== the previous run ==
==> flow/design.v <==
module uart_rx #(
    parameter CLOCKS_PER_PULSE = 4 ,  
              BITS_PER_WORD = 8,  
              W_OUT = 24  
) (
    input clk,rst_n,rx,
    output reg m_valid,
    output reg [W_OUT-1:0] m_data 
);
    localparam  IDLE    = 2'b00, 
                START   = 2'b01, 
                DATA    = 2'b10, 
                STOP    = 2'b11;
  	reg [1:0] state; 
    localparam NUM_WORDS = W_OUT / BITS_PER_WORD;
    reg[$clog2(CLOCKS_PER_PULSE)-1:0] c_clocks;
    reg[$clog2(BITS_PER_WORD)-1:0] c_bits;
    reg[$clog2(NUM_WORDS)-1:0] c_words;
    always @(posedge clk or negedge rst_n) begin
        if (!rst_n) begin
            {c_words,c_bits,c_clocks,m_valid,m_data} <= 1'b0;
            state <= IDLE;
        end else begin
            m_valid <= 0;
            case(state)
                IDLE: if(rx == 0)
                    state <= START;
                START: if(c_clocks == CLOCKS_PER_PULSE/2 - 1) begin
                        c_clocks <= 0;
                        state <= DATA;
                    end else begin
                        c_clocks <= c_clocks + 1;
                    end
              DATA:   if(c_clocks == CLOCKS_PER_PULSE-1)begin
                            c_clocks <= 0;
                            m_data <= {rx, m_data[W_OUT-1:1]};  
                            if(c_bits == BITS_PER_WORD-1) begin
                                c_bits <= 0;
                                state <= STOP;  
                                if(c_words == NUM_WORDS - 1) begin
                                    m_valid <= 1;  
                                    c_words <= 0;  
                                end else c_words <= c_words + 1;  
                            end else c_bits <= c_bits + 1;  
                        end else c_clocks <= c_clocks + 1;  
                STOP: if(c_clocks == CLOCKS_PER_PULSE - 1) begin
                        c_clocks <= 0;
                        state <= IDLE;  
                    end else c_clocks <= c_clocks + 1;
            endcase
        end
    end        
endmodule
module pwm_9ch #(
    parameter RESOLUTION = 16
)(
    input  wire                 clk,
    input  wire                 rst_n,
    input  wire [RESOLUTION-1:0] duty0,
    input  wire [RESOLUTION-1:0] duty1,
    input  wire [RESOLUTION-1:0] duty2,
    input  wire [RESOLUTION-1:0] duty3,
    input  wire [RESOLUTION-1:0] duty4,
    input  wire [RESOLUTION-1:0] duty5,
    input  wire [RESOLUTION-1:0] duty6,
    input  wire [RESOLUTION-1:0] duty7,
    input  wire [RESOLUTION-1:0] duty8,
    output reg  [8:0]           pwm_out
);
    reg [RESOLUTION-1:0] counter;
    always @(posedge clk or negedge rst_n) begin
        if (!rst_n)
            counter <= {RESOLUTION{1'b0}};
        else
            counter <= counter + 1;
    end
    always @(posedge clk or negedge rst_n) begin
        if (!rst_n) begin
            pwm_out <= 9'b0;
        end else begin
            pwm_out[0] <= (counter < duty0);
            pwm_out[1] <= (counter < duty1);
            pwm_out[2] <= (counter < duty2);
            pwm_out[3] <= (counter < duty3);
            pwm_out[4] <= (counter < duty4);
            pwm_out[5] <= (counter < duty5);
            pwm_out[6] <= (counter < duty6);
            pwm_out[7] <= (counter < duty7);
            pwm_out[8] <= (counter < duty8);
        end
    end
endmodule
module sev_seg_decorder(
    input [3:0] digit,
    output reg [6:0] seg
);
    always @(*)begin
        case(digit)
           4'd0: seg  = 7'b1000000;  
            4'd1: seg  = 7'b1111001;  
            4'd2: seg  = 7'b0100100;  
            4'd3: seg  = 7'b0110000;  
            4'd4: seg  = 7'b0011001;  
            4'd5: seg  = 7'b0010010;  
            4'd6: seg  = 7'b0000010;  
            4'd7: seg  = 7'b1111000;  
            4'd8: seg  = 7'b0000000;  
            4'd9: seg  = 7'b0010000;  
            4'd10: seg = 7'b0001000;  
            4'd11: seg = 7'b0000011;  
            4'd12: seg = 7'b1000110;  
            4'd13: seg = 7'b0100001;  
            4'd14: seg = 7'b0000110;  
            4'd15: seg = 7'b0001110;  
            default: seg = 7'b0111111;  
        endcase 
        end
endmodule
module uart_pwm_data_store #(
    parameter WIDTH = 16,
    parameter CHANNELS = 9
)(
    input  wire              clk,
    input  wire              rst_n,
    input  wire              rx_valid,
    input  wire [WIDTH-1:0]  rx_data,
    output reg  [3:0]        pkt_count,
    output reg [WIDTH-1:0] duty0,
    output reg [WIDTH-1:0] duty1,
    output reg [WIDTH-1:0] duty2,
    output reg [WIDTH-1:0] duty3,
    output reg [WIDTH-1:0] duty4,
    output reg [WIDTH-1:0] duty5,
    output reg [WIDTH-1:0] duty6,
    output reg [WIDTH-1:0] duty7,
    output reg [WIDTH-1:0] duty8
);
    reg [WIDTH-1:0] duty_reg [0:CHANNELS-1];
    integer k;
    always @(posedge clk or negedge rst_n) begin
        if (!rst_n) begin
            pkt_count <= 4'd0;
            for (k = 0; k < CHANNELS; k = k + 1)
                duty_reg[k] <= {WIDTH{1'b0}};
            duty0 <= 0; duty1 <= 0; duty2 <= 0;
            duty3 <= 0; duty4 <= 0; duty5 <= 0;
            duty6 <= 0; duty7 <= 0; duty8 <= 0;
        end else if (rx_valid) begin
            duty_reg[pkt_count] <= rx_data;
            duty0 <= duty_reg[0];
            duty1 <= duty_reg[1];
            duty2 <= duty_reg[2];
            duty3 <= duty_reg[3];
            duty4 <= duty_reg[4];
            duty5 <= duty_reg[5];
            duty6 <= duty_reg[6];
            duty7 <= duty_reg[7];
            duty8 <= duty_reg[8];
            if (pkt_count == CHANNELS-1)
                pkt_count <= 4'd0;
            else
                pkt_count <= pkt_count + 1;
        end
    end
endmodule
module uart_pwm_top (
    input  wire        clk,         
    input  wire        rst_n,       
    input  wire        uart_rx,     
    output wire [8:0]  pwm_out,     
    output wire [6:0] seg0,
    output wire [6:0] seg1,
    output wire [6:0] seg2,
    output wire [6:0] seg3,
    output wire [3:0] pkt_count
);
    wire        rx_valid;
    wire [15:0] rx_data;
    uart_rx #(.CLOCKS_PER_PULSE(434),  
              .BITS_PER_WORD(8), 
              .W_OUT(16) 
    ) uart_rx_inst (
        .clk(clk),
        .rst_n(rst_n),
        .rx(uart_rx),
        .m_data(rx_data),
        .m_valid(rx_valid)
    );
    wire [15:0] duty0, duty1, duty2, duty3, duty4, duty5, duty6, duty7, duty8;
    uart_pwm_data_store #(
        .WIDTH(16),
        .CHANNELS(9)
    ) data_store_inst (
        .clk(clk),
        .rst_n(rst_n),
        .rx_valid(rx_valid),
        .rx_data(rx_data),
        .pkt_count(pkt_count),
        .duty0(duty0), .duty1(duty1), .duty2(duty2),
        .duty3(duty3), .duty4(duty4), .duty5(duty5),
        .duty6(duty6), .duty7(duty7), .duty8(duty8)
    );
    pwm_9ch #(
        .RESOLUTION(16)
    ) pwm_inst (
        .clk(clk),
        .rst_n(rst_n),
        .duty0(duty0),
        .duty1(duty1),
        .duty2(duty2),
        .duty3(duty3),
        .duty4(duty4),
        .duty5(duty5),
        .duty6(duty6),
        .duty7(duty7),
        .duty8(duty8),
        .pwm_out(pwm_out)
    );
    wire [3:0] digit0 = rx_data[3:0];     
    wire [3:0] digit1 = rx_data[7:4];
    wire [3:0] digit2 = rx_data[11:8];
    wire [3:0] digit3 = rx_data[15:12];   
    sev_seg_decorder seg_inst0 (.digit(digit0), .seg(seg0));
    sev_seg_decorder seg_inst1 (.digit(digit1), .seg(seg1));
    sev_seg_decorder seg_inst2 (.digit(digit2), .seg(seg2));
    sev_seg_decorder seg_inst3 (.digit(digit3), .seg(seg3));
endmodule
Settings: LEC_CHECK=0, CAP_MARGIN=0, CORE_MARGIN=2, CORE_UTILIZATION=65, CTS_CLUSTER_DIAMETER=29, MAX_ROUTING_LAYER=met4, SETUP_SLACK_MARGIN=4.46, SLEW_MARGIN=20, TNS_END_PERCENT=5; clock period 18.0 ns.
run.sh (not shown) runs the stock make flow with config.mk's settings and CLKGATE_MAP_FILE=.
The previous run closes out successfully: all stages finished, all timing, DRC and antenna checks passed.
> inputs changed (the previous run -> the current run)
- clearing CTS_CLUSTER_DIAMETER, which used to be 29
- putting CTS_CLUSTER_SIZE at 34 where nothing was set
- putting HOLD_SLACK_MARGIN at 0.3 where nothing was set
- swapping 65 for 70 in CORE_UTILIZATION
- swapping 0 for 20 in CAP_MARGIN
## What came out
Comparing the previous run against the current run, there is no change at all in count of final hold-check violations.
Compared with the previous run, the current run improves final hold slack.
The current run against the previous run; final weighted congestion of routability-driven global placement is up by a few percent.
Re number of placed instances, taps included: the current run and the previous run aren't equal, and the higher value belongs to the previous run.


run 1:
RTL: the design.v shown in full above, as it stands there.
export LEC_CHECK = 0
export ABC_AREA = 0
export CAP_MARGIN = 5
export CELL_PAD_IN_SITES_GLOBAL_PLACEMENT = 2
export CORE_ASPECT_RATIO = 0.7
export CORE_MARGIN = 8
export CORE_UTILIZATION = 16
export CTS_CLUSTER_DIAMETER = 64
export CTS_CLUSTER_SIZE = 23
export GPL_TIMING_DRIVEN = 0
export MAX_ROUTING_LAYER = met5
export PLACE_DENSITY = 0.78
export SLEW_MARGIN = 20
export TNS_END_PERCENT = 60
create_clock -name core_clock -period 6.82 [get_ports {clk}]
Edits applied to the flow inputs when going from run 1 to run 2:
==> flow/config.mk <==
export PLATFORM = sky130hd
export DESIGN_NAME = uart_pwm_top
export DESIGN_NICKNAME = uart_pwm_top
export VERILOG_FILES = /design/flow/design.v
export SDC_FILE = /design/flow/constraint.sdc
export NUM_CORES = 4
export LEC_CHECK = 0
export CAP_MARGIN = 20
export CORE_MARGIN = 2
export CORE_UTILIZATION = 40
export SETUP_SLACK_MARGIN = 0.62
export SLEW_MARGIN = 20
## What came out
Run 2: full flow OK, the timing, design-rule and antenna checks passed
On length of the first detailed-routing pass in iterations, the lower figure sits with run 1, not run 2.
Compared with run 1, in run 2 clock skew decreased 0.0046 ns, count of inserted antenna diode cells went down by 2, share of the cycle needed by the critical path after routing lower.
Number of non-clock buffers came out lower on run 2 than on run 1.
Run 2 has wire length of the first global-routing pass below what run 1 had.
For run 3, these inputs were changed with respect to run 2:
--- a/flow/config.mk
+++ b/flow/config.mk
@@ -8,5 +8,7 @@
 export CAP_MARGIN = 20
 export CORE_MARGIN = 2
-export CORE_UTILIZATION = 40
-export SETUP_SLACK_MARGIN = 0.62
+export CORE_UTILIZATION = 71
+export CTS_CLUSTER_DIAMETER = 308
+export CTS_CLUSTER_SIZE = 10
+export SETUP_SLACK_MARGIN = 1.13
 export SLEW_MARGIN = 20
==> flow/constraint.sdc <==
create_clock -name core_clock -period 3.79 [get_ports {clk}]
set_input_delay 0.7580 -clock core_clock [delete_from_list [all_inputs] [get_ports {clk}]]
set_output_delay 0.7580 -clock core_clock [all_outputs]
set_load 0.01 [all_outputs]
[summary]
Compared with run 2, clock buffer count in the final layout in run 3 decreased by more than 10%. Max number of filler cells placed in the layout across run 2 and run 3: run 2. A critical path's slowest cell of sky130_fd_sc_hd__mux4_2 is what run 3 shows, while sky130_fd_sc_hd__dfrtp_1 belongs to run 2. Total power was lower in run 2 than in run 3. In the flow results for run 2 and run 3, the wire length per cell after detailed routing is smaller on run 2. NOTE row count run 2->run 3 decreased by more than a quarter. Summary — setup slack, run 3 relative to run 2: lower, by 1.67 ns.
### run 3 -> run 4
--- a/flow/config.mk
+++ b/flow/config.mk
@@ -6,9 +6,11 @@
 export NUM_CORES = 4
 export LEC_CHECK = 0
-export CAP_MARGIN = 20
+export ABC_AREA = 1
+export CAP_MARGIN = 40
 export CORE_MARGIN = 2
-export CORE_UTILIZATION = 71
-export CTS_CLUSTER_DIAMETER = 308
-export CTS_CLUSTER_SIZE = 10
-export SETUP_SLACK_MARGIN = 1.13
+export CORE_UTILIZATION = 72
+export CTS_CLUSTER_DIAMETER = 29
+export CTS_CLUSTER_SIZE = 15
+export PLACE_DENSITY_LB_ADDON = 0.06
+export SETUP_SLACK_MARGIN = 1.12
 export SLEW_MARGIN = 20
Findings:
Status | run 3 and run 4 | clean
Run 3 → run 4: fmax held steady; global-route usage over all layers grew by 6.2 points; post-route minimum period held steady; part of the total power dissipated in the clock network grew by 16 points.
Comparing run 3 and run 4, H-tree level count is higher on run 4.
Run comparison: run 3 cell with the biggest individual delay on the critical path sky130_fd_sc_hd__mux4_2; run 4 cell with the biggest individual delay on the critical path sky130_fd_sc_hd__dfrtp_2
Fraction of the yosys area taken by sequential cells in run 4 vs run 3: up 0.59 points
Input changes introduced in run 5 (baseline for comparison: run 4):
==> flow/config.mk <==
export PLATFORM = sky130hd
export DESIGN_NAME = uart_pwm_top
export DESIGN_NICKNAME = uart_pwm_top
export VERILOG_FILES = /design/flow/design.v
export SDC_FILE = /design/flow/constraint.sdc
export NUM_CORES = 4
export LEC_CHECK = 0
export CAP_MARGIN = 20
export CORE_MARGIN = 2
export CORE_UTILIZATION = 72
export CTS_CLUSTER_SIZE = 49
export PLACE_DENSITY_LB_ADDON = 0.0
export SETUP_SLACK_MARGIN = 1.09
export SLEW_MARGIN = 20
==> results <==
NOTE synthesized area per cell run 4->run 5 increased by more than 10%. In run 5 the yosys synthesis chip area turned out about 1.2% higher than in run 4. Between run 4 and run 5, the total power is higher for run 4. Looking at internal power consumption across both flows, run 5 is the stronger of the two, with run 4 trailing. | sequential power | run 4 vs run 5 | ≈ equal |. [run 5 vs run 4] final RePlAce weighted congestion: lower in run 5. Smallest setup slack after layout: run 5 worse than run 4. Compared run 5 vs run 4, and number of cells on the critical path is down in run 5. Of run 4 and run 5, run 5 shows the lower total power divided by cell area, with run 4 above it. When run 5 is measured against run 4, its switching power as a share of total power turns out 1.5 points lower.


## build 20
// uart_pwm_top: RTL as listed in full above, without the edits since
make LEC_CHECK=0 CAP_MARGIN=0 CORE_MARGIN=2 CORE_UTILIZATION=65 HOLD_SLACK_MARGIN=-0.1 MAX_ROUTING_LAYER=met4 SETUP_SLACK_MARGIN=4.46 SLEW_MARGIN=20 TNS_END_PERCENT=5 finish   # period 18.0 ns
Relative to build 20, the following input files were edited for build 81:
- setting CTS_CLUSTER_SIZE to 15 for the first time
- removing HOLD_SLACK_MARGIN (formerly -0.1)
- changing SETUP_SLACK_MARGIN from 4.46 to 1.12
- setting PLACE_DENSITY_LB_ADDON to 0.06 for the first time
- changing CORE_UTILIZATION from 65 to 72
- removing MAX_ROUTING_LAYER (formerly met4)
- setting ABC_AREA to 1 for the first time
- removing TNS_END_PERCENT (formerly 5)
- changing the clock period (ns, I/O delays scaled along) from 18.0 to 3.79
==> results <==
- Of the two candidates, build 20 has the better largest voltage drop on the vdd net and build 81 the worse one.
- Build 81 reached the end of the flow, and the finished layout is clean on the timing, design-rule and antenna checks.
- The cell area of build 81 falls short of that of build 20 by 66 um2.
- Build 20 vs build 81, worst setup path endpoint: seg2[1] vs seg1[3]
- Compared to build 20, build 81 has overall power after layout 330% higher.
> inputs changed (build 81 -> build 82)
- an added CTS_CLUSTER_DIAMETER of 36
- a deleted ABC_AREA that had been 1
- a change of PLACE_DENSITY_LB_ADDON from 0.06 to 0.0
- a change of CAP_MARGIN from 0 to 20
- a change of SETUP_SLACK_MARGIN from 1.12 to 1.08
- a change of CTS_CLUSTER_SIZE from 15 to 28
The final layout from build 82, which completed every stage, passed the timing, design-rule and antenna checks at the end of the flow. Run comparison: build 81 dominant kind of combinational cell simple AND/OR/NAND/NOR gates; build 82 dominant kind of combinational cell adder cells. Looking at routed wire length, build 82 sits above build 81. For build 81, the cell with the largest stage delay on the worst path was sky130_fd_sc_hd__dfrtp_2, unlike build 82, where it was sky130_fd_sc_hd__mux4_2. Diff build 81 -> build 82 | netlist area before placement | up slightly. Compared with build 81, build 82 improves post-DP HPWL.
Input changes introduced in build 50 (baseline for comparison: build 82):
- clearing CTS_CLUSTER_DIAMETER, which used to be 36
- clearing CTS_CLUSTER_SIZE, which used to be 28
- swapping 1.08 for 0.74 in SETUP_SLACK_MARGIN
- clearing PLACE_DENSITY_LB_ADDON, which used to be 0.0
- swapping 72 for 71 in CORE_UTILIZATION
==> results <==
Against build 82, build 50 comes in about 7% higher on HPWL after detailed placement.
Cell area | build 50 vs build 82 | build 50 smaller
Build 50: global-route usage lower than build 82
When build 50 is measured against build 82, its setup slack turns out 0.21 ns lower.
Post-layout utilization of the core, build 82 and build 50: smaller value in build 50
Re die footprint: build 82 and build 50 aren't equal, and the lower value belongs to build 82.
Relative to build 82, sequential fraction of design power has gone up in build 50.
Taking build 50 as 1.0, build 82 lands at 1.10 on peak supply drop.
--- input diff build 50..build 22 ---
- an added PLACE_DENSITY_LB_ADDON of 0.0
- an added CTS_CLUSTER_SIZE of 28
- a change of SETUP_SLACK_MARGIN from 0.74 to 1.08
- a change of CORE_UTILIZATION from 71 to 70
## What came out
Build 50 vs build 22, startpoint of the most critical setup path: uart_rx_inst.m_data[0] vs uart_rx_inst.m_data[4]. Compared with build 50, in build 22 peak clock frequency supported by timing shows an increase of 24 MHz; die height shows an increase of 0.69%; total placed instance area shows no meaningful change.
Power figures rest on the tool's default switching activity, not on a simulated workload.
